[flow/run.sh]
#!/bin/bash
# the make line also repeats each setting of config.mk as NAME=value (left out here)
make -C /OpenROAD-flow-scripts/flow DESIGN_CONFIG=/design/flow/config.mk WORK_HOME=/design/flow/orfs CLKGATE_MAP_FILE= finish
[flow/config.mk]
export PLATFORM = sky130hd
export DESIGN_NAME = alu
export DESIGN_NICKNAME = alu
export VERILOG_FILES = /design/flow/design.v
export SDC_FILE = /design/flow/constraint.sdc
export NUM_CORES = 4
export LEC_CHECK = 0
export CAP_MARGIN = 20
export CORE_MARGIN = 2
export CORE_UTILIZATION = 18
export SLEW_MARGIN = 20
[flow/constraint.sdc]
create_clock -name core_clock -period 21.5 [get_ports {clk}]
set_input_delay 4.3000 -clock core_clock [delete_from_list [all_inputs] [get_ports {clk}]]
set_output_delay 4.3000 -clock core_clock [all_outputs]
set_load 0.01 [all_outputs]
[flow/design.v]
module ieee754_decoder(
    input mode_fp,               
    input [31:0] fp_a,           
    input [31:0] fp_b,           
    output wire sign_a,          
    output wire sign_b,          
    output reg [7:0] exp_a,      
    output reg [7:0] exp_b,      
    output reg [22:0] mant_a,    
    output reg [22:0] mant_b,    
    output wire is_nan_a,        
    output wire is_nan_b,        
    output wire is_inf_a,        
    output wire is_inf_b,        
    output wire is_zero_a,       
    output wire is_zero_b,       
    output wire is_denorm_a,     
    output wire is_denorm_b      
);
    localparam SP_EXP_MAX = 8'hFF;
    localparam HP_EXP_MAX = 5'h1F;
    localparam SP_EXP_BIAS = 127;
    localparam HP_EXP_BIAS = 15;
    wire [7:0] sp_exp_a, sp_exp_b;
    wire [22:0] sp_mant_a, sp_mant_b;
    assign sign_a = mode_fp ? fp_a[31] : fp_a[15];   
    assign sign_b = mode_fp ? fp_b[31] : fp_b[15];
    assign sp_exp_a = fp_a[30:23];
    assign sp_exp_b = fp_b[30:23];
    assign sp_mant_a = fp_a[22:0];
    assign sp_mant_b = fp_b[22:0];
    wire [4:0] hp_exp_a, hp_exp_b;
    wire [9:0] hp_mant_a, hp_mant_b;
    assign hp_exp_a = fp_a[14:10];   
    assign hp_exp_b = fp_b[14:10];
    assign hp_mant_a = fp_a[9:0];    
    assign hp_mant_b = fp_b[9:0];
    always @(*) begin
        if (mode_fp) begin
            exp_a = sp_exp_a;
            exp_b = sp_exp_b;
            mant_a = sp_mant_a;
            mant_b = sp_mant_b;
        end else begin
            exp_a = (hp_exp_a == 5'b0) ? 8'b0 : (hp_exp_a == 5'h1F) ? 8'hFF : hp_exp_a - HP_EXP_BIAS + SP_EXP_BIAS;
            exp_b = (hp_exp_b == 5'b0) ? 8'b0 : (hp_exp_b == 5'h1F) ? 8'hFF : hp_exp_b - HP_EXP_BIAS + SP_EXP_BIAS;
            mant_a = {hp_mant_a, 13'b0};
            mant_b = {hp_mant_b, 13'b0};
        end
    end
    wire sp_zero_a, sp_denorm_a, sp_inf_a, sp_nan_a;
    wire hp_zero_a, hp_denorm_a, hp_inf_a, hp_nan_a;
    assign sp_zero_a = (sp_exp_a == 8'b0) && (sp_mant_a == 23'b0);
    assign sp_denorm_a = (sp_exp_a == 8'b0) && (sp_mant_a != 23'b0);
    assign sp_inf_a = (sp_exp_a == 8'hFF) && (sp_mant_a == 23'b0);
    assign sp_nan_a = (sp_exp_a == 8'hFF) && (sp_mant_a != 23'b0);
    assign hp_zero_a = (hp_exp_a == 5'b0) && (hp_mant_a == 10'b0);
    assign hp_denorm_a = (hp_exp_a == 5'b0) && (hp_mant_a != 10'b0);
    assign hp_inf_a = (hp_exp_a == 5'h1F) && (hp_mant_a == 10'b0);
    assign hp_nan_a = (hp_exp_a == 5'h1F) && (hp_mant_a != 10'b0);
    wire sp_zero_b, sp_denorm_b, sp_inf_b, sp_nan_b;
    wire hp_zero_b, hp_denorm_b, hp_inf_b, hp_nan_b;
    assign sp_zero_b = (sp_exp_b == 8'b0) && (sp_mant_b == 23'b0);
    assign sp_denorm_b = (sp_exp_b == 8'b0) && (sp_mant_b != 23'b0);
    assign sp_inf_b = (sp_exp_b == 8'hFF) && (sp_mant_b == 23'b0);
    assign sp_nan_b = (sp_exp_b == 8'hFF) && (sp_mant_b != 23'b0);
    assign hp_zero_b = (hp_exp_b == 5'b0) && (hp_mant_b == 10'b0);
    assign hp_denorm_b = (hp_exp_b == 5'b0) && (hp_mant_b != 10'b0);
    assign hp_inf_b = (hp_exp_b == 5'h1F) && (hp_mant_b == 10'b0);
    assign hp_nan_b = (hp_exp_b == 5'h1F) && (hp_mant_b != 10'b0);
    assign is_zero_a = mode_fp ? sp_zero_a : hp_zero_a;
    assign is_zero_b = mode_fp ? sp_zero_b : hp_zero_b;
    assign is_denorm_a = mode_fp ? sp_denorm_a : hp_denorm_a;
    assign is_denorm_b = mode_fp ? sp_denorm_b : hp_denorm_b;
    assign is_inf_a = mode_fp ? sp_inf_a : hp_inf_a;
    assign is_inf_b = mode_fp ? sp_inf_b : hp_inf_b;
    assign is_nan_a = mode_fp ? sp_nan_a : hp_nan_a;
    assign is_nan_b = mode_fp ? sp_nan_b : hp_nan_b;
endmodule
module ieee754_encoder(
    input mode_fp,               
    input sign,                  
    input [7:0] exp,            
    input [22:0] mant,          
    output reg [31:0] fp_result  
);
    localparam SP_EXP_BIAS = 127;
    localparam HP_EXP_BIAS = 15;
    reg [4:0] hp_exp;
    reg [9:0] hp_mant;
    reg [8:0] temp_exp;
    always @(*) begin
        if (mode_fp) begin
            fp_result = {sign, exp, mant};
        end else begin
            if (exp == 8'b0) begin
                hp_exp = 5'b0;  
            end else if (exp == 8'hFF) begin
                hp_exp = 5'h1F;  
            end else begin
                temp_exp = exp - SP_EXP_BIAS + HP_EXP_BIAS;
                if (temp_exp <= 0) begin
                    hp_exp = 5'b0;  
                end else if (temp_exp >= 5'h1F) begin
                    hp_exp = 5'h1F;  
                end else begin
                    hp_exp = temp_exp[4:0];
                end
            end
            hp_mant = mant[22:13];
            fp_result = {16'b0, sign, hp_exp, hp_mant};
        end
    end
endmodule
module fp_adder_subber(
    input clk,
    input rst,
    input mode_fp,               
    input operation,             
    input sign_a,
    input sign_b,
    input [7:0] exp_a,
    input [7:0] exp_b,
    input [22:0] mant_a,
    input [22:0] mant_b,
    input round_mode,
    output reg result_sign,
    output reg [7:0] result_exp,
    output reg [22:0] result_mant,
    output reg overflow,
    output reg underflow,
    output reg inexact
);
    wire effective_sub;           
    wire [7:0] larger_exp, smaller_exp;
    wire [23:0] larger_mant, smaller_mant;   
    wire larger_sign, smaller_sign;
    wire exp_diff_overflow;
    wire [7:0] exp_diff;
    wire [25:0] aligned_smaller_mant;     
    wire [26:0] sum_result;  
    wire [4:0] leading_zeros;
    wire [7:0] normalized_exp;
    wire [22:0] normalized_mant;
    localparam SP_EXP_BIAS = 127;
    localparam HP_EXP_BIAS = 15;
    localparam SP_EXP_MAX = 8'hFF;
    localparam HP_EXP_MAX = 5'h1F;
    assign effective_sub = sign_a ^ sign_b ^ operation;
    wire a_larger = (exp_a > exp_b) || ((exp_a == exp_b) && (mant_a >= mant_b));
    assign larger_exp = a_larger ? exp_a : exp_b;
    assign smaller_exp = a_larger ? exp_b : exp_a;
    assign larger_mant = a_larger ? {1'b1, mant_a} : {1'b1, mant_b};
    assign smaller_mant = a_larger ? {1'b1, mant_b} : {1'b1, mant_a};
    assign larger_sign = a_larger ? sign_a : (sign_b ^ operation);
    assign smaller_sign = a_larger ? (sign_b ^ operation) : sign_a;
    assign {exp_diff_overflow, exp_diff} = larger_exp - smaller_exp;
    assign aligned_smaller_mant = (exp_diff >= 26) ? 26'b0 : ({smaller_mant, 2'b0} >> exp_diff);
    wire [25:0] larger_extended = {larger_mant, 2'b0};
    assign sum_result = effective_sub ? 
                    (larger_extended - aligned_smaller_mant) :
                    (larger_extended + aligned_smaller_mant);
    function [4:0] count_leading_zeros;
        input [26:0] value;
        integer j;
        reg found;
        begin
            count_leading_zeros = 27;
            found = 0;
            for (j = 26; j >= 0; j = j - 1) begin
                if (value[j] && !found) begin
                    count_leading_zeros = 26 - j;
                    found = 1;
                end
            end
        end
    endfunction
    assign leading_zeros = count_leading_zeros(sum_result);
    wire sum_zero = (sum_result == 27'b0);
    wire lz_under = (leading_zeros > larger_exp);
    wire [22:0] lz_mant =
        (leading_zeros == 5'd1)  ? sum_result[23:1] :
        (leading_zeros == 5'd2)  ? sum_result[22:0] :
        (leading_zeros == 5'd3)  ? {sum_result[21:0], 1'b0} :
        (leading_zeros == 5'd4)  ? {sum_result[20:0], 2'b0} :
        (leading_zeros == 5'd5)  ? {sum_result[19:0], 3'b0} :
        (leading_zeros == 5'd6)  ? {sum_result[18:0], 4'b0} :
        (leading_zeros == 5'd7)  ? {sum_result[17:0], 5'b0} :
        (leading_zeros == 5'd8)  ? {sum_result[16:0], 6'b0} :
        (leading_zeros == 5'd9)  ? {sum_result[15:0], 7'b0} :
        (leading_zeros == 5'd10) ? {sum_result[14:0], 8'b0} :
        (leading_zeros == 5'd11) ? {sum_result[13:0], 9'b0} : 23'b0;
    wire n_sign = sum_zero ? 1'b0 : larger_sign;
    wire [7:0] n_exp =
        sum_zero       ? 8'b0 :
        sum_result[26] ? larger_exp + 8'd1 :
        sum_result[25] ? larger_exp :
        sum_result[24] ? larger_exp - 8'd1 :
        lz_under       ? 8'b0 : larger_exp - leading_zeros;
    wire [22:0] n_mant =
        sum_zero       ? 23'b0 :
        sum_result[26] ? sum_result[25:3] :
        sum_result[25] ? sum_result[24:2] :
        sum_result[24] ? sum_result[23:1] :
        lz_under       ? 23'b0 : lz_mant;
    wire n_underflow = !sum_zero && !sum_result[26] && !sum_result[25] && !sum_result[24] && lz_under;
    wire n_inexact =
        sum_zero       ? 1'b0 :
        sum_result[26] ? (sum_result[2:0] != 3'b0) :
        sum_result[25] ? (sum_result[1:0] != 2'b0) :
        sum_result[24] ? sum_result[0] : 1'b0;
    wire sp_ovf = mode_fp && (n_exp >= SP_EXP_MAX);
    wire hp_ovf = !mode_fp && (n_exp >= (HP_EXP_MAX - HP_EXP_BIAS + SP_EXP_BIAS));
    always @(*) begin
        result_sign = n_sign;
        underflow = n_underflow;
        inexact = n_inexact;
        overflow = sp_ovf | hp_ovf;
        result_exp = sp_ovf ? SP_EXP_MAX : hp_ovf ? (HP_EXP_MAX - HP_EXP_BIAS + SP_EXP_BIAS) : n_exp;
        result_mant = (sp_ovf | hp_ovf) ? 23'b0 : n_mant;
    end
endmodule
module fp_multiplier(
    input clk,
    input rst,
    input mode_fp,               
    input sign_a,
    input sign_b,
    input [7:0] exp_a,
    input [7:0] exp_b,
    input [22:0] mant_a,
    input [22:0] mant_b,
    input round_mode,
    output reg result_sign,
    output reg [7:0] result_exp,
    output reg [22:0] result_mant,
    output reg overflow,
    output reg underflow,
    output reg inexact
);
    reg [23:0] mant_a_ext, mant_b_ext;   
    reg [47:0] product;                  
    reg [8:0] exp_sum;                  
    wire signed [9:0] biased_exp;              
    wire signed [9:0] hp_biased_exp;           
    localparam SP_EXP_BIAS = 127;
    localparam HP_EXP_BIAS = 15;
    localparam SP_EXP_MAX = 8'hFF;
    localparam HP_EXP_MAX = 5'h1F;
    reg [47:0] s1_product;
    reg signed [9:0]  s1_exp_sum;
    reg        s1_sign;
    assign biased_exp = s1_product[47] ? s1_exp_sum + 10'sd1 : s1_exp_sum;
    assign hp_biased_exp = biased_exp - SP_EXP_BIAS + HP_EXP_BIAS;
    always @(posedge clk) begin
        if (rst) begin
            result_sign <= 1'b0;
            result_exp <= 8'b0;
            result_mant <= 23'b0;
            overflow <= 1'b0;
            underflow <= 1'b0;
            inexact <= 1'b0;
            mant_a_ext <= 24'b0;
            mant_b_ext <= 24'b0;
            s1_product <= 48'b0;
            s1_exp_sum <= 10'b0;
            s1_sign <= 1'b0;
        end else begin
            mant_a_ext <= {1'b1, mant_a};
            mant_b_ext <= {1'b1, mant_b};
            s1_product <= {1'b1, mant_a} * {1'b1, mant_b};
            s1_exp_sum <= exp_a + exp_b - SP_EXP_BIAS;
            s1_sign <= sign_a ^ sign_b;
            result_sign <= s1_sign;
            overflow <= 1'b0;
            underflow <= 1'b0;
            if (s1_product[47]) begin
                result_mant <= s1_product[46:24];
                inexact <= (s1_product[23:0] != 24'b0);
            end else begin
                result_mant <= s1_product[45:23];
                inexact <= (s1_product[22:0] != 23'b0);
            end
            if (mode_fp) begin
                if (biased_exp <= 0) begin
                    result_exp <= 8'b0;
                    result_mant <= 23'b0;
                    underflow <= 1'b1;
                end else if (biased_exp >= SP_EXP_MAX) begin
                    result_exp <= SP_EXP_MAX;
                    result_mant <= 23'b0;
                    overflow <= 1'b1;
                end else begin
                    result_exp <= biased_exp[7:0];
                end
            end else begin
                if (hp_biased_exp <= 0) begin
                    result_exp <= 8'b0;
                    result_mant <= 23'b0;
                    underflow <= 1'b1;
                end else if (hp_biased_exp >= HP_EXP_MAX) begin
                    result_exp <= 8'hFF;  
                    result_mant <= 23'b0;
                    overflow <= 1'b1;
                end else begin
                    result_exp <= hp_biased_exp - HP_EXP_BIAS + SP_EXP_BIAS;
                end
            end
        end
    end
endmodule
module fp_divider(
    input clk,
    input rst,
    input start,
    input mode_fp,               
    input sign_a,                
    input sign_b,                
    input [7:0] exp_a,           
    input [7:0] exp_b,           
    input [22:0] mant_a,         
    input [22:0] mant_b,         
    input round_mode,
    output reg result_sign,
    output reg [7:0] result_exp,
    output reg [22:0] result_mant,
    output reg overflow,
    output reg underflow,
    output reg inexact,
    output reg ready
);
    reg [23:0] dividend, divisor;        
    reg [47:0] quotient;                
    reg [8:0] exp_diff;                 
    reg [8:0] biased_exp;               
    reg [2:0] div_state;
    localparam DIV_IDLE = 3'b000;
    localparam DIV_SETUP = 3'b001;
    localparam DIV_COMPUTE = 3'b010;
    localparam DIV_NORMALIZE = 3'b011;
    localparam DIV_ROUND = 3'b100;
    localparam DIV_DONE = 3'b101;
    reg [4:0] div_counter;
    reg [48:0] remainder;                
    integer i;
    reg [5:0] shift_amount;
    localparam SP_EXP_BIAS = 127;
    localparam HP_EXP_BIAS = 15;
    localparam SP_EXP_MAX = 8'hFF;
    localparam HP_EXP_MAX = 5'h1F;
    function [5:0] count_quotient_leading_zeros;
        input [47:0] value;
        integer j;
        begin
            count_quotient_leading_zeros = 46;
            for (j = 45; j >= 0; j = j - 1) begin
                if (value[j]) begin
                    count_quotient_leading_zeros = 45 - j;
                    j = -1;  
                end
            end
        end
    endfunction
    always @(posedge clk) begin
        if (rst) begin
            div_state <= DIV_IDLE;
            result_sign <= 1'b0;
            result_exp <= 8'b0;
            result_mant <= 23'b0;
            overflow <= 1'b0;
            underflow <= 1'b0;
            inexact <= 1'b0;
            ready <= 1'b1;
            div_counter <= 5'b0;
            quotient <= 48'b0;
            remainder <= 49'b0;
        end else begin
            case (div_state)
                DIV_IDLE: begin
                    ready <= 1'b1;
                    if (start) begin
                        ready <= 1'b0;
                        div_state <= DIV_SETUP;
                        result_sign <= sign_a ^ sign_b;
                        dividend <= {1'b1, mant_a};
                        divisor <= {1'b1, mant_b};
                        exp_diff <= exp_a - exp_b + SP_EXP_BIAS;
                        quotient <= 48'b0;
                        remainder <= {1'b0, {1'b1, mant_a}, 24'b0};  
                        div_counter <= 5'd24;  
                    end
                end
                DIV_SETUP: begin
                    div_state <= DIV_COMPUTE;
                end
                DIV_COMPUTE: begin
                    if (div_counter > 0) begin
                        if (remainder[48:24] >= {1'b0, divisor}) begin
                            remainder <= (remainder - {1'b0, divisor, 24'b0}) << 1;
                            quotient <= (quotient << 1) | 1'b1;
                        end else begin
                            remainder <= remainder << 1;
                            quotient <= quotient << 1;
                        end
                        div_counter <= div_counter - 1;
                    end else begin
                        div_state <= DIV_NORMALIZE;
                    end
                end
                DIV_NORMALIZE: begin
                    if (quotient[23]) begin
                        result_mant <= quotient[22:0];
                        biased_exp <= exp_diff;
                        inexact <= (remainder != 49'b0);
                    end else if (quotient[22]) begin
                        result_mant <= {quotient[21:0], 1'b0};
                        biased_exp <= exp_diff - 1;
                        inexact <= (remainder != 49'b0);
                    end else if (quotient[21]) begin
                        result_mant <= {quotient[20:0], 2'b0};
                        biased_exp <= exp_diff - 2;
                        inexact <= (remainder != 49'b0);
                    end else begin
                        result_mant <= 23'b0;
                        biased_exp <= 9'b0;
                        underflow <= 1'b1;
                    end
                    div_state <= DIV_ROUND;
                end
                DIV_ROUND: begin
                    if (mode_fp) begin
                        if (biased_exp <= 0) begin
                            result_exp <= 8'b0;
                            underflow <= 1'b1;
                        end else if (biased_exp >= SP_EXP_MAX) begin
                            result_exp <= SP_EXP_MAX;
                            overflow <= 1'b1;
                        end else begin
                            result_exp <= biased_exp[7:0];
                        end
                    end else begin
                        if ((biased_exp - SP_EXP_BIAS + HP_EXP_BIAS) <= 0) begin
                            result_exp <= 8'b0;
                            underflow <= 1'b1;
                        end else if ((biased_exp - SP_EXP_BIAS + HP_EXP_BIAS) >= HP_EXP_MAX) begin
                            result_exp <= 8'hFF;  
                            overflow <= 1'b1;
                        end else begin
                            result_exp <= (biased_exp - SP_EXP_BIAS + HP_EXP_BIAS) - HP_EXP_BIAS + SP_EXP_BIAS;
                        end
                    end
                    div_state <= DIV_DONE;
                end
                DIV_DONE: begin
                    ready <= 1'b1;
                    if (!start) begin
                        div_state <= DIV_IDLE;
                        overflow <= 1'b0;
                        underflow <= 1'b0;
                        inexact <= 1'b0;
                    end
                end
                default: div_state <= DIV_IDLE;
            endcase
        end
    end
endmodule
`timescale 1ns / 1ps
module alu(
    input clk,
    input rst,
    input [31:0] op_a,         
    input [31:0] op_b,         
    input [2:0] op_code,       
    input mode_fp,             
    input round_mode,          
    input start,               
    output reg [31:0] result,  
    output reg valid_out,      
    output reg [4:0] flags     
);
    localparam OP_ADD = 3'b000;   
    localparam OP_SUB = 3'b001;   
    localparam OP_MUL = 3'b010;   
    localparam OP_DIV = 3'b011;   
    localparam SP_SIGN_POS = 31;
    localparam SP_EXP_MSB = 30;
    localparam SP_EXP_LSB = 23;
    localparam SP_MANT_MSB = 22;
    localparam SP_MANT_LSB = 0;
    localparam SP_EXP_BIAS = 127;
    localparam SP_EXP_WIDTH = 8;
    localparam SP_MANT_WIDTH = 23;
    localparam HP_SIGN_POS = 15;
    localparam HP_EXP_MSB = 14;
    localparam HP_EXP_LSB = 10;
    localparam HP_MANT_MSB = 9;
    localparam HP_MANT_LSB = 0;
    localparam HP_EXP_BIAS = 15;
    localparam HP_EXP_WIDTH = 5;
    localparam HP_MANT_WIDTH = 10;
    wire sign_a, sign_b, result_sign;
    wire [7:0] exp_a, exp_b;
    wire [22:0] mant_a, mant_b;
    wire [7:0] result_exp;
    wire [22:0] result_mant;
    wire [31:0] encoded_result;
    wire is_nan_a, is_nan_b, is_inf_a, is_inf_b, is_zero_a, is_zero_b;
    wire is_denorm_a, is_denorm_b;
    reg [2:0] state;
    localparam IDLE = 3'b000;
    localparam DECODE = 3'b001;
    localparam COMPUTE = 3'b010;
    localparam NORMALIZE = 3'b011;
    localparam ENCODE = 3'b100;
    localparam DONE = 3'b101;
    reg [31:0] temp_a, temp_b;
    reg [2:0] current_op;
    reg current_mode;
    reg current_round_mode;
    reg [1:0] mul_counter;
    ieee754_decoder decoder_inst (
        .mode_fp(current_mode),
        .fp_a(temp_a),
        .fp_b(temp_b),
        .sign_a(sign_a),
        .sign_b(sign_b),
        .exp_a(exp_a),
        .exp_b(exp_b),
        .mant_a(mant_a),
        .mant_b(mant_b),
        .is_nan_a(is_nan_a),
        .is_nan_b(is_nan_b),
        .is_inf_a(is_inf_a),
        .is_inf_b(is_inf_b),
        .is_zero_a(is_zero_a),
        .is_zero_b(is_zero_b),
        .is_denorm_a(is_denorm_a),
        .is_denorm_b(is_denorm_b)
    );
    wire add_overflow, add_underflow, add_inexact;
    wire add_result_sign;
    wire [7:0] add_result_exp;
    wire [22:0] add_result_mant;
    fp_adder_subber adder_sub_inst (
        .clk(clk),
        .rst(rst),
        .mode_fp(current_mode),
        .operation(current_op[0]),  
        .sign_a(sign_a),
        .sign_b(sign_b),
        .exp_a(exp_a),
        .exp_b(exp_b),
        .mant_a(mant_a),
        .mant_b(mant_b),
        .round_mode(current_round_mode),
        .result_sign(add_result_sign),
        .result_exp(add_result_exp),
        .result_mant(add_result_mant),
        .overflow(add_overflow),
        .underflow(add_underflow),
        .inexact(add_inexact)
    );
    wire mul_overflow, mul_underflow, mul_inexact;
    wire mul_result_sign;
    wire [7:0] mul_result_exp;
    wire [22:0] mul_result_mant;
    fp_multiplier multiplier_inst (
        .clk(clk),
        .rst(rst),
        .mode_fp(current_mode),
        .sign_a(sign_a),
        .sign_b(sign_b),
        .exp_a(exp_a),
        .exp_b(exp_b),
        .mant_a(mant_a),
        .mant_b(mant_b),
        .round_mode(current_round_mode),
        .result_sign(mul_result_sign),
        .result_exp(mul_result_exp),
        .result_mant(mul_result_mant),
        .overflow(mul_overflow),
        .underflow(mul_underflow),
        .inexact(mul_inexact)
    );
    wire div_overflow, div_underflow, div_inexact, div_ready;
    wire div_result_sign;
    wire [7:0] div_result_exp;
    wire [22:0] div_result_mant;
    fp_divider divider_inst (
        .clk(clk),
        .rst(rst),
        .start((state == COMPUTE) && (current_op == OP_DIV) && !(is_nan_a || is_nan_b || is_inf_a || is_inf_b || is_zero_b)),
        .mode_fp(current_mode),
        .sign_a(sign_a),
        .sign_b(sign_b),
        .exp_a(exp_a),
        .exp_b(exp_b),
        .mant_a(mant_a),
        .mant_b(mant_b),
        .round_mode(current_round_mode),
        .result_sign(div_result_sign),
        .result_exp(div_result_exp),
        .result_mant(div_result_mant),
        .overflow(div_overflow),
        .underflow(div_underflow),
        .inexact(div_inexact),
        .ready(div_ready)
    );
    reg final_result_sign;
    reg [7:0] final_result_exp;
    reg [22:0] final_result_mant;
    reg final_overflow, final_underflow, final_inexact;
    always @(*) begin
        case (current_op)
            OP_ADD, OP_SUB: begin
                final_result_sign = add_result_sign;
                final_result_exp = add_result_exp;
                final_result_mant = add_result_mant;
                final_overflow = add_overflow;
                final_underflow = add_underflow;
                final_inexact = add_inexact;
            end
            OP_MUL: begin
                final_result_sign = mul_result_sign;
                final_result_exp = mul_result_exp;
                final_result_mant = mul_result_mant;
                final_overflow = mul_overflow;
                final_underflow = mul_underflow;
                final_inexact = mul_inexact;
            end
            OP_DIV: begin
                final_result_sign = div_result_sign;
                final_result_exp = div_result_exp;
                final_result_mant = div_result_mant;
                final_overflow = div_overflow;
                final_underflow = div_underflow;
                final_inexact = div_inexact;
            end
            default: begin
                final_result_sign = 1'b0;
                final_result_exp = 8'b0;
                final_result_mant = 23'b0;
                final_overflow = 1'b0;
                final_underflow = 1'b0;
                final_inexact = 1'b0;
            end
        endcase
    end
    ieee754_encoder encoder_inst (
        .mode_fp(current_mode),
        .sign(final_result_sign),
        .exp(final_result_exp),
        .mant(final_result_mant),
        .fp_result(encoded_result)
    );
    always @(posedge clk) begin
        if (rst) begin
            state <= IDLE;
            result <= 32'b0;
            valid_out <= 1'b0;
            flags <= 5'b0;
            mul_counter <= 2'b0;
        end else begin
            case (state)
                IDLE: begin
                    valid_out <= 1'b0;
                    if (start) begin
                        temp_a <= op_a;
                        temp_b <= op_b;
                        current_op <= op_code;
                        current_mode <= mode_fp;
                        current_round_mode <= round_mode;
                        state <= DECODE;
                    end
                end
                DECODE: begin
                    state <= COMPUTE;
                end
                COMPUTE: begin
                    if (is_nan_a || is_nan_b) begin
                        if (current_mode)  
                            result <= 32'h7FC00000;  
                        else  
                            result <= {16'h0, 16'h7E00};  
                        flags <= 5'b10000;  
                        state <= DONE;
                    end else if (is_inf_a || is_inf_b) begin
                        case (current_op)
                            OP_ADD, OP_SUB: begin
                                if (is_inf_a && is_inf_b && (sign_a ^ sign_b ^ current_op[0])) begin
                                    if (current_mode)
                                        result <= 32'h7FC00000;
                                    else
                                        result <= {16'h0, 16'h7E00};
                                    flags <= 5'b10000;  
                                end else begin
                                    flags <= 5'b0;
                                    if (current_mode)
                                        result <= is_inf_a ? temp_a : temp_b;
                                    else
                                        result <= is_inf_a ? temp_a : temp_b;
                                end
                            end
                            OP_MUL: begin
                                if (is_zero_a || is_zero_b) begin
                                    if (current_mode)
                                        result <= 32'h7FC00000;
                                    else
                                        result <= {16'h0, 16'h7E00};
                                    flags <= 5'b10000;  
                                end else begin
                                    flags <= 5'b0;
                                    if (current_mode)
                                        result <= {sign_a ^ sign_b, 8'hFF, 23'b0};
                                    else
                                        result <= {16'b0, sign_a ^ sign_b, 5'h1F, 10'b0};
                                end
                            end
                            OP_DIV: begin
                                if (is_inf_a && is_inf_b) begin
                                    if (current_mode)
                                        result <= 32'h7FC00000;
                                    else
                                        result <= {16'h0, 16'h7E00};
                                    flags <= 5'b10000;  
                                end else if (is_inf_a) begin
                                    flags <= 5'b0;
                                    if (current_mode)
                                        result <= {sign_a ^ sign_b, 8'hFF, 23'b0};
                                    else
                                        result <= {16'b0, sign_a ^ sign_b, 5'h1F, 10'b0};
                                end else begin
                                    flags <= 5'b0;
                                    if (current_mode)
                                        result <= {sign_a ^ sign_b, 31'b0};
                                    else
                                        result <= {16'b0, sign_a ^ sign_b, 15'b0};
                                end
                            end
                        endcase
                        state <= DONE;
                    end else if (is_zero_b && current_op == OP_DIV) begin
                        if (is_zero_a) begin
                            if (current_mode)
                                result <= 32'h7FC00000;
                            else
                                result <= {16'h0, 16'h7E00};
                            flags <= 5'b10000;  
                        end else begin
                            if (current_mode)
                                result <= {sign_a ^ sign_b, 8'hFF, 23'b0};
                            else
                                result <= {16'b0, sign_a ^ sign_b, 5'h1F, 10'b0};
                            flags <= 5'b01000;  
                        end
                        state <= DONE;
                    end else if ((is_zero_a || is_zero_b) && current_op == OP_MUL) begin
                        if (current_mode)
                            result <= {sign_a ^ sign_b, 31'b0};  
                        else
                            result <= {16'b0, sign_a ^ sign_b, 15'b0};  
                        flags <= 5'b0;  
                        state <= DONE;
                    end else begin
                        if (current_op == OP_MUL) begin
                            mul_counter <= 2'd2;
                        end
                        state <= NORMALIZE;
                    end
                end
                NORMALIZE: begin
                    if (final_overflow) begin
                        if (current_mode)  
                            result <= {final_result_sign, 8'hFF, 23'b0};  
                        else  
                            result <= {16'b0, final_result_sign, 5'h1F, 10'b0};  
                        flags[4] <= 1'b0;  
                        flags[3] <= 1'b0;  
                        flags[2] <= 1'b1;  
                        flags[1] <= 1'b0;  
                        flags[0] <= final_inexact;  
                        state <= DONE;
                    end else if (final_underflow) begin
                        if (current_mode)
                            result <= {final_result_sign, 31'b0};  
                        else
                            result <= {16'b0, final_result_sign, 15'b0};  
                        flags[4] <= 1'b0;  
                        flags[3] <= 1'b0;  
                        flags[2] <= 1'b0;  
                        flags[1] <= 1'b1;  
                        flags[0] <= final_inexact;  
                        state <= DONE;
                    end else begin
                        flags[4] <= 1'b0;  
                        flags[3] <= 1'b0;  
                        flags[2] <= final_overflow;    
                        flags[1] <= final_underflow;   
                        flags[0] <= final_inexact;     
                        if (current_op == OP_DIV) begin
                            if (div_ready) begin
                                state <= ENCODE;
                            end
                        end else if (current_op == OP_MUL) begin
                            if (mul_counter == 0) begin
                                state <= ENCODE;
                            end else begin
                                mul_counter <= mul_counter - 1;
                            end
                        end else begin
                            state <= ENCODE;
                        end
                    end
                end
                ENCODE: begin
                    result <= encoded_result;
                    state <= DONE;
                end
                DONE: begin
                    valid_out <= 1'b1;
                    if (!start) begin
                        state <= IDLE;
                    end
                end
                default: state <= IDLE;
            endcase
        end
    end
endmodule
==> results.txt, run 1 <==
Numbers from the implementation run.

The flow ran to the end and the layout has no timing, DRC or antenna violations. In this run, the synthesized area fraction spent on and/or/nand/nor cells is recorded as 18.5%. The async set-reset flop share out of synthesis is 0%.

The total power consumption of the routed design is 5440 uW. The highest ir drop seen on vdd is 166 uV. The first global-routing pass estimated 278 mm of wire. The routed via count is 42100. TritonRoute reported its final design rule violation total as 0. The post-synthesis sequential element count is 345.

The power report lists cell-internal power as 2520 uW. The total global routing overflow is 0. The complex-gate fraction of the synthesized area is 16.8%. The last weighted congestion value of the routability-driven placer is 0.971. The register-to-register setup slack is 2970 ps. The largest part of the power goes to combinational logic. The number of cells on the worst reg-to-reg path is 61. The final layout reports a setup TNS of 0 ps. Hold-check failures listed in the final report amount to 0. Looking at the power breakdown, the clock network takes 14.5% of the total. The timing report shows that the slowest cell on the worst path is a2111oi_0. The flow reports that combinational logic draws 71.1% of the design power. The category of the worst setup path launch point is a flop.

The OpenROAD report gives the critical path a required time of 22020 ps. Per the OpenROAD power report, leakage power amounts to 0.0227 uW. The hold buffer count at CTS is 0. The switching power summed over all nets is 2920 uW. TritonCTS built the clock tree.

The area share of the largest cell type after synthesis is 21.5%. For the pin with the worst max-slew slack, the measured transition is 1130 ps. The chip area is 258000 um2.

The relative max-transition margin is 22.5%. Counting buffers and inverters, the worst setup path is 61 cells deep. The power in the clock group is 790 uW. The cell depth of the worst min-delay path is 1.

The area of all placed cells without fillers is 53000 um2. Per the finish-stage timing summary, setup violations number 0. In the floorplan report the effective utilization is 18.1%. The total routing usage reported by global routing is 14.2%. The root buffer selected by CTS is clkbuf_16. Post-synth the commonest register cell is dfxtp_1. Sequential cells account for 14.4% of the total power. The floorplan report gives the top-level pin count as 110. Combinational cells consume a total of 3870 uW. The path type of the worst min-delay path is reg -> reg. For reference, the placement row count at floorplan is 184. The fraction of power spent switching nets is 53.7%. Yosys reports a chip area of 45700 um2. The largest total area in the synthesized netlist belongs to fa_1. Detailed placement finished with a half-perimeter wire length of 145 mm. In this run the standard cell core region covers 252000 um2. Looking at the hold checks, the worst path lands on divider_inst.div_state[2]. After Yosys synthesis, XOR and XNOR cells account for 3.01% of the synthesized area. The placed instance area is 51500 um2. The report shows a maximum critical-path fanout of 52.

Per the summary, power density relative to cell area is 103 nW/um2. In this run the critical register-to-register path is captured at result[7]. The final worst-path cycle share is 86.2%. For reference, the top cells by area after synthesis are fa_1 21%, dfxtp_1 10%, ha_1 9.6%, edfxtp_1 7.2%, inv_1 5.6%. In this run the cell area of the synthesized design comes to 45700 um2. The count of buffers added by post-CTS timing repair for setup is 0. The sequential-cell power consumption is 782 uW. The number of input and output port buffers inserted is 108. The startpoint identified for the worst register-to-register timing path is current_mode. The main logic family after synthesis is adder cells. The count of maximum capacitance violations is 0.

The net count of the mapped netlist is 6455. The die outline height is 508 um. The number of buffers on the longest clock path is 3. The worst slack at placement is 3170 ps. The instance tally after logic synthesis is 5542. The minimum clock period after layout is 18530 ps. The growth of design area from synthesis to finish is 16.1%. The H-tree was split into 2 levels. The share of synthesized area occupied by flip-flops and latches is 17.5%. The number of fill cells is 27900. After detailed routing, the total wire length is 188 mm. The endpoint class of the critical path is a flop.

The adder and majority cell fraction of the synthesized area is 31.1%. The total number of yosys warnings is 6. The total number of clock tree sinks is 345. For this block, the initial DRC count from the detailed router was 4415.

The post-detailed-route count of antenna-violating nets is 0. Clock latency on the worst-skew pair, taken at its later pin, is 640 ps. Data arrives at the worst endpoint at 19050 ps. The worst-case clock skew is 26.6 ps.

The net count of the finished layout is 6497. By count the netlist is led by 682 x inv_1, 640 x nand2_1, 515 x nor2_1, 490 x fa_1, 351 x ha_1. The distinct cell type count after synthesis is 113.

Broken down by cell family, the worst path's largest delay share belongs to AND-OR/OR-AND gates. For this run, the detailed router reports a per-instance via density of 4.69. The number of global-route vias before repair is 41500. The critical path is of the reg -> reg type. The report lists the number of cells resized after CTS as 0. The clock slew at the register clock pins of the worst setup and hold paths is 60 ps. The timing-limited maximum frequency is 54.0 MHz.

Per the detail_route report, routed wire per instance is 20.9 um. The worst path meets setup with 2970 ps of slack. The number of antenna violations at the first check in global routing is 12. Setup repair after global routing left no endpoint under its margin.

The number of pins exceeding their max-slew limit in the final report is 0. The multiplexer share of the synthesized area is 4.56%. The launching element of the worst setup path is current_mode.

The combinational cell area excluding buffers and inverters is 33900 um2. The post-synthesis cell type with the largest instance count is inv_1. The critical path's most frequent cell is nor2_1.

The floorplan step set the die width to 508 um. In this run the most critical hold path is launched from divider_inst.div_state[3]. CTS added clock buffers totalling 43. The largest stage delay on the critical path is 860 ps. According to the report, the first pass of detailed routing completed in 6 iterations. The maximum number of pins on one net before global-route repair is 137.

The number of buffer and inverter instances along the worst setup path is 5. The sequential cell area is 8000 um2. The count of flip-flops with a built-in enable after synthesis is 109. The yosys stat cell total is 5542.

The tally of OpenROAD warnings is 101. The termination of the worst setup path is result[7]. The mean instance size in the synthesized netlist is 8.24 um2.
-- cell type report --
cell class | instances | area share, %
antenna | 5 | 0.0236
clock buffer | 52 | 2.15
clock inverter | 28 | 0.699
inverter | 696 | 4.93
multi-input combinational | 4170 | 64.0
sequential | 345 | 15.1
tap | 3348 | 7.90
timing repair buffer | 328 | 5.23
-- layer usage --
metal	global-route usage (%)	share of wire, %	vias up
li1	-	-	18900
met5	0	0.018	-
met2	22.1	44	1968
met3	2.79	8.2	410
met4	8.77	7.1	6
met1	18.2	41	20700
-- per-stage QoR --
| stage | hold slack [ps] | std cells | utilization [%] |
|---|---|---|---|
| finish | 433 | 8972 | 21.0 |
| global route | 471 | 8968 | 21.0 |
| CTS | 427 | 8967 | 21.0 |
| detailed placement | 430 | 8887 | 20.4 |
| global placement | 416 | 8887 | 20.4 |
| floorplan | 414 | 5542 | - |
==> inputs of run 2 (changes only) <==
- CORE_UTILIZATION: 18 -> 23
- CTS_CLUSTER_DIAMETER: unset -> 38
- HOLD_SLACK_MARGIN: unset -> 0.22
- PLACE_DENSITY_LB_ADDON: unset -> 0.21
- SETUP_SLACK_MARGIN: unset -> 0.2
- TNS_END_PERCENT: unset -> 95
- clock period: 21.5 -> 13.3 ns (I/O delays scaled with it)
==> run 2 against run 1 <==
The layout now fails its checks (setup timing). Combinational power grew 81%. Clock power grew to 2.5 times the previous value. Fmax grew 27%. Sequential cell count unchanged. Sequential share of layout area is 1.5 points lower. Register-to-register slack worse by 4300 ps. Via count up 3.3%. Count of clock-buffer cells in the layout grew 27. Highest routed layer is now met4.
==> results.txt, run 2 <==
Numbers from the implementation run.

The number of cells on the worst reg-to-reg path is 67 (+9.8%). The run finished, with violations left. The total routing usage reported by global routing is 19.9% (+5.7 points). The top power consumer group is combinational logic. For reference, the top logic cell family by area is adder cells.

Setup repair after global routing could not meet its margin everywhere. The final cell utilization of the core is 29.9% (+8.9 points). Per the GRT log, the top usage layer is met2. The required arrival time at the worst endpoint is 13890 ps (-8130 ps). By startpoint and endpoint, the worst setup path is classified as reg -> reg. The via-per-instance ratio is 4.86 (+3.7%). The hold violation count in the final report was 0 (unchanged). The relative max-transition margin was 22.1% (-0.40 points). The final worst-path cycle share was 110% (+24 points). The length of the first detailed-routing pass in iterations is 6 (unchanged).

The maximum level of the CTS H-tree is 3 (+1). The category of the worst setup path launch point is a flop. The total power consumption of the routed design is 10300 uW (+89%). The DRC violation total after the first TritonRoute iteration came to 3397 (-23%).

The total number of yosys warnings is 6 (unchanged). The count of maximum capacitance violations is 0 (unchanged). The multiplexer share of the synthesized area is 4.56% (unchanged).

The number of buffers on the longest clock path is 3 (unchanged). The global routing met3 resource utilization is 2.50% (-0.28 points). The instance tally after logic synthesis is 5542 (unchanged). The number of global-route vias before repair is 43500 (+4.8%). The fraction of power consumed by sequential logic is 12.2% (-2.2 points). Per STA, the worst path accumulates the most delay in the family AND-OR/OR-AND gates. The worst slack at placement is -1760 ps (-4930 ps).

The routed via count is 43400 (+3.3%). The count of flip-flops with a built-in enable after synthesis was 109 (unchanged). The combinational cell area excluding buffers and inverters was 34700 um2 (+2.4%). The chip area is 202000 um2 (-22%). The yosys stat cell total is 5542 (unchanged). The post-synthesis sequential element count came to 345 (unchanged). The hold buffer count at CTS is 0 (unchanged).

The row count came to 163 (-11%). The total CTS buffers is 73 (+70%). The launch point of the worst register-to-register path is recorded as temp_b[10]. The final number of setup-violating endpoints came to 39 (+39). The proportion of power drawn by combinational gates is 68.4% (-2.7 points). The total global routing overflow is 0 (unchanged). The largest stage delay on the critical path is 540 ps (-320 ps). The area share of the largest cell type after synthesis is 21.5% (unchanged). The endpoint class of the critical path is a flop. The final non-filler cell total is 8933 (-0.43%). The worst-case clock skew was 49.6 ps (+23.0 ps). The last weighted congestion value of the routability-driven placer is 0.944 (-2.8%). The mean instance size in the synthesized netlist is 8.24 um2 (unchanged). The complex-gate fraction of the synthesized area is 16.8% (unchanged). The routed wire length per instance is 22.9 um (+9.4%).

The final layout net count is 7142 (+9.9%). The number of placed I/O pins is 110 (unchanged). The number of pins exceeding their max-slew limit in the final report is 0 (unchanged). The timing-limited maximum frequency was 68.4 MHz (+27%). The capture point of the critical path was reported as result[10]. The global-route track usage on met1 is 27.0% (+8.9 points). The net count of the mapped netlist is 6455 (unchanged).

The highest ir drop seen on vdd is 248 uV (+49%). The root buffer selected by CTS is clkbuf_16. The total half-perimeter wirelength after legalization and detailed placement is 163 mm (+12%).

The floorplan core density is 23.2% (+5.0 points). The areal power density over the cells came to 174 nW/um2 (+70%). The sequential cell area was 8000 um2 (about the same).

The async set-reset flop share out of synthesis is 0% (unchanged). The number of buffer and inverter instances along the worst setup path came to 7 (+2). The sequential-cell power consumption is 1250 uW (+60%).

Hold analysis lists the worst path endpoint as state[2]. The clock latency on the worst-skew pair was 690 ps (+50 ps). The cell depth of the worst min-delay path is 1 (unchanged). The number of fill cells was 21000 (-25%). The number of input and output port buffers inserted is 108 (unchanged).

The static leakage came to 0.0264 uW (+16%). The critical path's most frequent cell is a21oi_2. The post-detailed-route count of antenna-violating nets is 0 (unchanged). The minimum clock period after layout was 14610 ps (-3920 ps). Among all cell types in the netlist, the one instantiated most often is inv_1.

The power in the clock group is 1990 uW (+150%). The internal cell power is 4990 uW (+98%). The worst hold path startpoint is state[3]. The number of antenna violations at the first check in global routing is 6 (-6). The slowest stage of the critical path is the or4_4 cell. The number of placed cells counting well taps is 8758 (-1.5%).

The path type of the worst min-delay path is reg -> reg. The fraction of power spent switching nets came to 51.3% (-2.4 points). The global-route wire length before repair came to 301 mm (+8.1%). The cell area after synthesis came to 45700 um2 (unchanged). The commonest cells after synthesis are 682 x inv_1, 640 x nand2_1, 515 x nor2_1, 490 x fa_1, 351 x ha_1. The clock share of power is 19.4% (+4.9 points). The maximum number of pins on one net before global-route repair is 162 (+18%). The adder and majority cell fraction of the synthesized area is 31.1% (unchanged). The largest fanout on the critical path is 7 (-87%). Looking at the reg2reg group, the worst path ends at result[10]. The tally of OpenROAD warnings is 103 (+2.0%). The arrival time of data at the critical path endpoint was 15210 ps (-3840 ps).

The report lists the violated layout checks as setup timing. Sorting the Yosys area breakdown by cell type puts at the top fa_1. The total core area is 197000 um2 (-22%). The die outline height came to 450 um (-11%). The switching power summed over all nets is 5270 uW (+80%).

The flow measured a signed area growth from synthesis to layout of 29.2%. The total number of clock tree sinks was 345 (unchanged). Per the synth stats, the flop cell with the highest instance count is dfxtp_1.

The power in combinational cells is 7020 uW (+81%). The worst-margin pin slew is 1160 ps (+30.0 ps). The width of the chip was 450 um (-11%). By area the synthesized netlist is led by fa_1 21%, dfxtp_1 10%, ha_1 9.6%, edfxtp_1 7.2%, inv_1 5.6%. The share of synthesized area occupied by flip-flops and latches was 17.5% (unchanged). The final worst setup slack is -1310 ps (-4280 ps).

The summed standard-cell area reported by yosys is 45700 um2 (unchanged). The launching element of the worst setup path is temp_b[10]. The post-detailed-routing wire length is 205 mm (+9.0%). The synthesized-area fraction occupied by and/or/nand/nor cells was 18.5% (unchanged).

The met2 track demand over resource in global routing came to 31.3% (+9.2 points). The worst hold slack after final layout is 433 ps (-0.371 ps). The clock slew at the register clock pins of the worst setup and hold paths is 60 ps (about the same). The TritonCTS clock tree is done. The register-to-register setup slack was -1310 ps (-4280 ps). The DRC violation count after routing is 0 (unchanged).

The depth of the critical timing path with buffers and inverters included is 67 (+9.8%). The fraction of synthesized cell area in xor and xnor cells was 3.01% (unchanged). The distinct cell type count after synthesis was 113 (unchanged).
==> run 2: stage by stage <==
stage               area [um2]  setup TNS, ps
floorplan                46100         -30940
global placement         55400         -59990
detailed placement       55400         -62930
CTS                      58300         -46960
global route             59000         -69460
finish                   59000         -46580
==> run 2: layout make-up <==
class / instances / area share, %
antenna: 3 / 0.0127
clock buffer: 79 / 3.19
clock inverter: 57 / 1.35
inverter: 696 / 4.43
multi-input combinational: 4170 / 58.8
sequential: 345 / 13.6
tap: 2640 / 5.60
timing repair buffer: 943 / 13.0
==> run 2: what timing repair did <==
| item | in CTS | in global routing |
|---|---|---|
| endpoints found under the hold margin | 0 | 0 |
| gates resized | 31 | 101 |
| gates cloned | 2 | 0 |
| endpoints found under the setup margin | 39 | 39 |
| setup buffers | 12 | 22 |
| pin swaps | 21 | 80 |
==> run 2: metal layers <==
metal / part of all wire [%] / up-vias / routed length (um)
met5: 0 / - / 0
met4: 5.2 / 0 / 10700
met3: 5.5 / 286 / 11300
met2: 44 / 1369 / 90900
met1: 45 / 21500 / 91900
li1: - / 20300 / -
==> inputs of run 3 (changes only) <==
- ABC_AREA: unset -> 1
- CORE_ASPECT_RATIO: unset -> 1.13
- CORE_UTILIZATION: 23 -> 61
- CTS_CLUSTER_DIAMETER: 38 -> 32
- CTS_CLUSTER_SIZE: unset -> 43
- GPL_ROUTABILITY_DRIVEN: unset -> 1
- GPL_TIMING_DRIVEN: unset -> 1
- HOLD_SLACK_MARGIN: 0.22 -> 0.27
- MAX_ROUTING_LAYER: unset -> met4
- PLACE_DENSITY_LB_ADDON: 0.21 -> 0.01
- SETUP_SLACK_MARGIN: 0.2 -> 2.47
- TNS_END_PERCENT: 95 -> unset
- clock period: 13.3 -> 8.34 ns (I/O delays scaled with it)
==> run 3 against run 2 <==
The run now fails in global routing. Die area is 63% lower. Synthesized area shrank 3.5%. Synthesized cell count rose by 6.9%.
==> results.txt, run 3 <==
Numbers from the implementation run.

The total number of clock tree sinks is 345 (unchanged). The post-synthesis sequential element count came to 345 (unchanged). The worst slack at placement is -4060 ps (-2300 ps).

The area share of the largest cell type after synthesis is 22.3% (+0.78 points). The failing step is global routing. The global route stage reports its total congestion overflow as 359. The floorplan core density is 61.8% (+39 points).

The maximum level of the CTS H-tree came to 3 (unchanged). The complex-gate fraction of the synthesized area is 15.4% (-1.4 points). The total core area is 71300 um2 (-64%).

The number of buffers on the longest clock path is 3 (unchanged). The adder and majority cell fraction of the synthesized area is 32.2% (+1.1 points). The row count came to 104 (-36%). The die outline height is 290 um (-36%). The synthesized-area fraction occupied by and/or/nand/nor cells is 20.9% (+2.4 points).

The number of placed cells counting well taps is 7675 (-12%). The run stopped with a tool error. For reference, the top cells by area after synthesis are fa_1 22%, dfxtp_1 11%, ha_1 10%, nand2_1 9.7%, inv_1 8.5%. The number of placed I/O pins is 110 (unchanged). Of the combinational cells, the family taking the most area is adder cells. The fraction of synthesized cell area in xor and xnor cells was 1.91% (-1.1 points).

The last weighted congestion value of the routability-driven placer is 1.10 (+17%). The yosys stat cell total is 5924 (+6.9%). The tool reported: "[ERROR GRT-0232] Routing congestion too high. Check the congestion heatmap in the GUI". The instance tally after logic synthesis is 5924 (+6.9%). The number of input and output port buffers inserted is 108 (unchanged). In the synthesized netlist, the cells that appear most often are 1136 x nand2_1, 1003 x inv_1, 568 x nor2_1, 490 x fa_1, 374 x a21oi_1. The summed standard-cell area reported by yosys came to 44100 um2 (-3.5%). Post-synth the commonest register cell is dfxtp_1. The total number of yosys warnings is 6 (unchanged). The total half-perimeter wirelength after legalization and detailed placement is 146 mm (-10%). The cell area after synthesis is 44100 um2 (-3.5%). The synthesized design spends more area on one cell type than any other, namely fa_1.

The count of flip-flops with a built-in enable after synthesis was 109 (unchanged). nand2_1 is the most common cell in the netlist. The multiplexer share of the synthesized area is 0.0710% (-4.5 points). The distinct cell type count after synthesis is 79 (-30%). The width of the chip is 257 um (-43%). The chip area is 74400 um2 (-63%). Global routing consumed, over all layers together, 74.1% of the routing resources. The share of synthesized area occupied by flip-flops and latches is 18.2% (+0.64 points). The total CTS buffers is 75 (+2.7%).

The net count of the mapped netlist is 6837 (+5.9%). The root buffer selected by CTS is clkbuf_16. The mean instance size in the synthesized netlist was 7.44 um2 (-9.7%).

The async set-reset flop share out of synthesis is 0% (unchanged).
[run 3: metrics by stage]
stage	instance area, um2	hold WS [ps]	util, %
after floorplan	44800	388	-
after CTS	58000	403	81.3
after global placement	53000	390	74.3
after detailed placement	53000	396	74.4
[run 3: repair_timing]
item                       in CTS
pin swaps                     134
gates cloned                    9
setup buffers                 142
setup endpoints to repair      82
resized                       253
hold buffers                    0
[run 3: layer usage]
| metal | overflow | global-route usage [%] |
|---|---|---|
| met2 | 182 | 93.6 |
| met4 | 97 | 72.2 |
| met1 | 46 | 71.9 |
| met5 | - | - |
| met3 | 34 | 53.7 |
==> inputs of run 4 (changes only) <==
- ABC_AREA: 1 -> 0
- CORE_MARGIN: 2 -> 3
- CORE_UTILIZATION: 61 -> 72
- CTS_CLUSTER_DIAMETER: 32 -> 356
- CTS_CLUSTER_SIZE: 43 -> 45
- HOLD_SLACK_MARGIN: 0.27 -> 0.29
- PLACE_DENSITY_LB_ADDON: 0.01 -> 0.0
- SETUP_SLACK_MARGIN: 2.47 -> 0.44
- clock period: 8.34 -> 11.1 ns (I/O delays scaled with it)
==> run 4 against run 3 <==
The flow again stops in global routing. Synthesized area grew 3.6%. Die area is 11% lower. Synthesized cell count decreased by 6.4%.
==> results.txt, run 4 <==
Numbers from the implementation run.

The summed standard-cell area reported by yosys is 45700 um2 (+3.6%). The complex-gate fraction of the synthesized area came to 16.8% (+1.4 points). By area the synthesized netlist is led by fa_1 21%, dfxtp_1 10%, ha_1 9.6%, edfxtp_1 7.2%, inv_1 5.6%. The floorplan core density is 73.2% (+11 points). The multiplexer share of the synthesized area is 4.56% (+4.5 points).

The placed instance area is 52900 um2 (-0.29%). The width of the chip was 243 um (-5.4%). The yosys stat cell total was 5542 (-6.4%). In the synthesized netlist the dominant register cell turns out to be dfxtp_1. The async set-reset flop share out of synthesis is 0% (unchanged).

The instance tally after logic synthesis came to 5542 (-6.4%). Per the run summary, the flow got no further than global routing. The total half-perimeter wirelength after legalization and detailed placement is 146 mm (-0.14%). The distinct cell type count after synthesis is 113 (+43%).

The total number of clock tree sinks is 345 (unchanged). The run stopped with a tool error. The total core area came to 62400 um2 (-13%). The number of placed I/O pins is 110 (unchanged). The last weighted congestion value of the routability-driven placer is 1.14 (+3.5%). The die outline height is 274 um (-5.5%). The number of buffers on the longest clock path is 3 (unchanged).

The row count is 97 (-6.7%). The fraction of synthesized cell area in xor and xnor cells is 3.01% (+1.1 points). The cell area after synthesis is 45700 um2 (+3.6%).

After synthesis, the largest family of logic cells by area is adder cells. The count of flip-flops with a built-in enable after synthesis is 109 (unchanged). The total number of yosys warnings is 6 (unchanged). The total CTS buffers is 11 (-85%). The synthesized-area fraction occupied by and/or/nand/nor cells is 18.5% (-2.4 points). fa_1 takes more of the synthesized area than any other cell. The adder and majority cell fraction of the synthesized area is 31.1% (-1.1 points).

The number of input and output port buffers inserted is 108 (unchanged). The maximum level of the CTS H-tree is 1 (-2). The net count of the mapped netlist is 6455 (-5.6%). The post-synthesis cell type with the largest instance count is inv_1. By count the netlist is led by 682 x inv_1, 640 x nand2_1, 515 x nor2_1, 490 x fa_1, 351 x ha_1.

The mean instance size in the synthesized netlist was 8.24 um2 (+11%). The post-synthesis sequential element count was 345 (unchanged). The chip area came to 66500 um2 (-11%). The share of synthesized area occupied by flip-flops and latches is 17.5% (-0.64 points).

The root buffer selected by CTS is clkbuf_16. The area share of the largest cell type after synthesis is 21.5% (-0.78 points).
==> run 4: repair_timing <==
| action | 4_1_cts |
|---|---|
| pin swaps | 86 |
| setup endpoints to repair | 40 |
| setup buffers | 31 |
| hold buffers | 0 |
| resized | 109 |
| cloned | 4 |
==> run 4: through the flow <==
stage                     std cells  hold WS (ps)  worst slack (ps)  utilization, %
after CTS                      6997           467             -2550            86.5
after floorplan                5542           414             -3180               -
after global placement         6946           418             -2920            84.8
after detailed placement       6946           436             -3210            84.8
==> inputs of run 5 (changes only) <==
- CORE_ASPECT_RATIO: 1.13 -> unset
- CORE_MARGIN: 3 -> 2
- CTS_CLUSTER_DIAMETER: 356 -> 132
- CTS_CLUSTER_SIZE: 45 -> 86
- GPL_ROUTABILITY_DRIVEN: 1 -> unset
- GPL_TIMING_DRIVEN: 1 -> unset
- MAX_ROUTING_LAYER: met4 -> unset
- PLACE_DENSITY_LB_ADDON: 0.0 -> 0.08
- SETUP_SLACK_MARGIN: 0.44 -> 2.33
- SLEW_MARGIN: 20 -> 0
- clock period: 11.1 -> 8.13 ns (I/O delays scaled with it)
==> run 5 against run 4 <==
The flow again stops in global routing. Die area decreased by 1.6%. Synthesized area unchanged. Synthesized cell count unchanged.
==> results.txt, run 5 <==
Numbers from the implementation run.

Summed over all routing layers, the global router reports a total usage of 81.7%. The number of input and output port buffers inserted came to 108 (unchanged). The cell area after synthesis is 45700 um2 (unchanged). The floorplan core density is 72.7% (-0.54 points).

The synthesized-area fraction occupied by and/or/nand/nor cells is 18.5% (unchanged). The total global routing overflow is 451. The total core area is 62900 um2 (+0.75%). The hold buffer count at CTS is 0 (unchanged). The adder and majority cell fraction of the synthesized area came to 31.1% (unchanged). The last weighted congestion value of the routability-driven placer is 1.15 (+0.54%). The instance tally after logic synthesis was 5542 (unchanged).

The yosys stat cell total was 5542 (unchanged). The post-synthesis cell type with the largest instance count is inv_1. The total half-perimeter wirelength after legalization and detailed placement came to 151 mm (+3.5%). The summed standard-cell area reported by yosys was 45700 um2 (unchanged). The multiplexer share of the synthesized area is 4.56% (unchanged).

The net count of the mapped netlist is 6455 (unchanged). The share of synthesized area occupied by flip-flops and latches is 17.5% (unchanged). The mean instance size in the synthesized netlist is 8.24 um2 (unchanged). The die outline height is 256 um (-6.5%). The total number of clock tree sinks is 345 (unchanged). The maximum level of the CTS H-tree came to 1 (unchanged). The width of the chip is 256 um (+5.3%). The row count is 92 (-5.2%). The tree is rooted in a clkbuf_16. The stage where the run came to a stop is global routing.

The placed instance area is 54100 um2 (+2.4%). The post-synthesis sequential element count is 345 (unchanged). The flow did not finish. The distinct cell type count after synthesis is 113 (unchanged).

The number of placed I/O pins came to 110 (unchanged). The first error in the log reads "[ERROR GRT-0116] Global routing finished with congestion. Check the congestion regions in the DRC Viewer". The count of flip-flops with a built-in enable after synthesis is 109 (unchanged). The fraction of synthesized cell area in xor and xnor cells was 3.01% (unchanged). Ranked by total cell area, the synthesized netlist is headed by fa_1 21%, dfxtp_1 10%, ha_1 9.6%, edfxtp_1 7.2%, inv_1 5.6%. The synthesis report names the predominant flop master as dfxtp_1. Among the non-sequential cells, adder cells take the most area.

The number of buffers on the longest clock path is 3 (unchanged). The complex-gate fraction of the synthesized area is 16.8% (unchanged). fa_1 takes more of the synthesized area than any other cell. The async set-reset flop share out of synthesis is 0% (unchanged). The chip area is 65400 um2 (-1.6%).

The total CTS buffers was 12 (+1). Ranked by instance count, the synthesized netlist is headed by 682 x inv_1, 640 x nand2_1, 515 x nor2_1, 490 x fa_1, 351 x ha_1. The area share of the largest cell type after synthesis is 21.5% (unchanged). The total number of yosys warnings is 6 (unchanged).
run 5: metal layers:
layer | overflow | global-route usage [%]
met1 | 24 | 81.8
met2 | 208 | 94.3
met3 | 43 | 71.3
met4 | 172 | 79.2
met5 | 4 | 47.1
run 5: what timing repair did:
action	CTS
setup buffers	109
gates cloned	9
endpoints found under the setup margin	105
resized	226
pin swaps	107
run 5: through the flow:
stage | std cells | setup slack (ps)
2_1_floorplan | 5542 | -6150
3_3_place_gp | 7095 | -5820
3_5_place_dp | 7095 | -6110
4_1_cts | 7233 | -5600
==> inputs of run 6 (changes only) <==
- ABC_AREA: 0 -> 1
- CORE_ASPECT_RATIO: unset -> 1.13
- CORE_UTILIZATION: 72 -> 54
- CTS_CLUSTER_DIAMETER: 132 -> 58
- CTS_CLUSTER_SIZE: 86 -> 43
- GPL_ROUTABILITY_DRIVEN: unset -> 1
- GPL_TIMING_DRIVEN: unset -> 1
- HOLD_SLACK_MARGIN: 0.29 -> unset
- MAX_ROUTING_LAYER: unset -> met4
- PLACE_DENSITY_LB_ADDON: 0.08 -> 0.01
- SETUP_SLACK_MARGIN: 2.33 -> unset
- SLEW_MARGIN: 0 -> 20
- clock period: 8.13 -> 12.2 ns (I/O delays scaled with it)
==> run 6 against run 5 <==
Synthesized area fell by 3.5%. The layout now fails its checks (setup timing). Synthesized cell count is 6.9% higher. Die area increased by 28%.
==> results.txt, run 6 <==
Numbers from the implementation run.

The total overflow left after global routing is 0. The width of the chip is 273 um (+6.6%). Using the TritonRoute via totals, the vias-per-cell ratio works out to 5.80. The mean instance size in the synthesized netlist came to 7.44 um2 (-9.7%). The type of the setup path with the least slack is reg -> reg. The yosys stat cell total was 5924 (+6.9%). The tally of OpenROAD warnings is 99. The complex-gate fraction of the synthesized area is 15.4% (-1.4 points). The final worst setup slack is -341 ps.

A clean result was blocked by setup timing. The number of global-route vias before repair came to 44200. The net count of the mapped netlist is 6837 (+5.9%). The hold violation count in the final report is 0. The launch point of the worst register-to-register path is recorded as temp_b[10]. The summed standard-cell area reported by yosys was 44100 um2 (-3.5%). The main area contributors are fa_1 22%, dfxtp_1 11%, ha_1 10%, nand2_1 9.7%, inv_1 8.5%. Counting instances, the worst hold path has a depth of 2. The path with the worst hold slack has its endpoint at state[2]. The count of maximum capacitance violations is 0. In the synthesized netlist, the dominant kind of combinational cell is adder cells.

Grouping stages by cell kind, the critical path spends the most delay in simple AND/OR/NAND/NOR gates. The distinct cell type count after synthesis came to 79 (-30%). The share of synthesized area occupied by flip-flops and latches is 18.2% (+0.64 points). The net switching power in the latest report is 4530 uW. The clock latency on the worst-skew pair is 620 ps. The number of antenna violations at the first check in global routing is 7. The worst hold path begins at state[3]. The total core area is 81000 um2 (+29%). The fraction of synthesized cell area in xor and xnor cells is 1.91% (-1.1 points). STA reports a reg2reg setup slack of -340 ps.

The arrival time of data at the critical path endpoint is 13040 ps. The script extracted a total leakage power of 0.0263 uW. The largest stage delay on the critical path is 580 ps.

For reference, the critical path is captured by result[9]. STA classifies the critical path startpoint as a flop. Per STA, the startpoint of the critical path is temp_b[10]. The first global-routing pass estimated 258 mm of wire.

fa_1 takes more of the synthesized area than any other cell. The sequential-cell power consumption is 1370 uW. Checking hold timing, the worst path is listed with class reg -> reg.

The worst slack at placement was -1100 ps (+5000 ps). The maximum level of the CTS H-tree was 2 (+1). Setup repair after global routing could not meet its margin everywhere. For the worst flop-to-flop path, the logic depth is 99. The number of placed I/O pins is 110 (unchanged).

The synthesis run shows the most used standard cells to be 1136 x nand2_1, 1003 x inv_1, 568 x nor2_1, 490 x fa_1, 374 x a21oi_1. The last weighted congestion value of the routability-driven placer was 1.10 (-4.5%). The worst pin sits at a relative slew slack of 27.8%. The top power consumer group is combinational logic. The TritonCTS clock tree is done. The final report gives the core utilization as 67.7%. The adder and majority cell fraction of the synthesized area came to 32.2% (+1.1 points). The final layout net count is 7561.

The row count is 111 (+21%). Clock tree synthesis selected as its root buffer the cell clkbuf_16. The minimum clock period after layout is 12540 ps. The internal cell power is 4270 uW. The fraction of power spent switching nets is 51.5%.

The cell area after synthesis is 44100 um2 (-3.5%). The endpoint class of the critical path is a flop. The proportion of power drawn by combinational gates is 70.4%. Based on the critical path, the design can be clocked at up to 79.7 MHz. The number of pins exceeding their max-slew limit in the final report is 0. The total number of yosys warnings is 6 (unchanged). The die outline height is 308 um (+20%). The worst reg2reg path endpoint is result[9]. The chip area was 83900 um2 (+28%). The worst-case clock skew is 28.7 ps. For the pin with the worst max-slew slack, the measured transition is 1080 ps.

For this run, the final setup violation count is recorded as 38. In this run the layout overhead on the synthesized area is reported as 24.4%. The number of input and output port buffers inserted is 108 (unchanged). On the reported timing paths, the clock transition at the registers reads 80 ps. The DRC violation count after routing is 0.

The count of flip-flops with a built-in enable after synthesis is 109 (unchanged). The total number of clock tree sinks is 345 (unchanged). The length of the first detailed-routing pass in iterations is 6. The number of buffers on the longest clock path is 3 (unchanged).

The routed design shows a wire length per standard cell of 22.1 um. The area share of the largest cell type after synthesis was 22.3% (+0.78 points). The power in the clock group is 1230 uW.

The main flop type is dfxtp_1. The post-detailed-route count of antenna-violating nets is 0. The post-synthesis sequential element count was 345 (unchanged). The final worst-path cycle share is 103%. The power report attributes to the sequential group a share of 15.6%. The critical path's most frequent cell is buf_4. The post-detailed-routing wire length is 171 mm. The number of buffer and inverter instances along the worst setup path is 33. The async set-reset flop share out of synthesis came to 0% (unchanged).

The most common cell in the synthesized netlist is nand2_1. The depth of the critical timing path with buffers and inverters included is 99. The run finished, with violations left. The instance tally after logic synthesis was 5924 (+6.9%). The floorplan core density is 54.4% (-18 points).

The routed via count is 44900. The tightest hold path in the finished design has a slack of 401 ps. The DRC violation total after the first TritonRoute iteration is 4074.

Entering global routing, the biggest net connects 74 pins. The highest-delay cell along the critical path is edfxtp_1. Along the worst path, the maximum fanout reaches 10. Across every metal layer, demand over resource in global routing totals 41.8%.

In this run the power density over the cells is 161 nW/um2. The highest ir drop seen on vdd is 484 uV. The synthesized-area fraction occupied by and/or/nand/nor cells was 20.9% (+2.4 points).

Summed over all combinational cells, the power is 6200 uW. The total half-perimeter wirelength after legalization and detailed placement came to 136 mm (-10%). The required arrival time at the worst endpoint is 12700 ps. The multiplexer share of the synthesized area is 0.0710% (-4.5 points). The total CTS buffers is 36 (+24).

The clock share of power is 14.0%. The hold buffer count at CTS was 0 (unchanged).
-- run 6: area by class of cell --
class                           count  area [um2]
Timing Repair inverter              1        8.76
Multi-Input combinational cell   4274       32600
Fill cell                        6916       26100
Sequential cell                   345        8000
Clock buffer                       39         932
Inverter                         1063        4030
Tap cell                         1073        1340
Timing Repair Buffer              927        7490
Clock inverter                     27         375
Antenna cell                        1        2.50
-- run 6: repair_timing --
item                                    in CTS  in global routing
resized                                    189                240
pin swaps                                  119                121
cloned                                       3                  0
setup buffers                               98                 30
endpoints found under the setup margin      39                 39
-- run 6: metal layers --
metal	vias to the layer above	wire length [um]	track usage, %
li1	20600	-	-
met1	21600	63500	49.3
met2	2154	79100	66.3
met3	621	14600	7.06
met4	0	14000	26.9
met5	-	0	-
-- run 6: stage by stage --
| stage | power [uW] | cells | setup TNS, ps | area (um2) |
|---|---|---|---|---|
| 6_report | 8800 | 7750 | -8500 | 54800 |
| 5_1_grt | 9570 | 7749 | -35530 | 54800 |
| 4_1_cts | 8550 | 7720 | -35.1 | 53600 |
| 3_5_place_dp | 7080 | 7554 | -38150 | 50800 |
| 3_3_place_gp | 6990 | 7554 | -27330 | 50800 |
| 2_1_floorplan | 4910 | 5924 | 0 | 44100 |
Power is estimated from default activity; no workload was simulated.
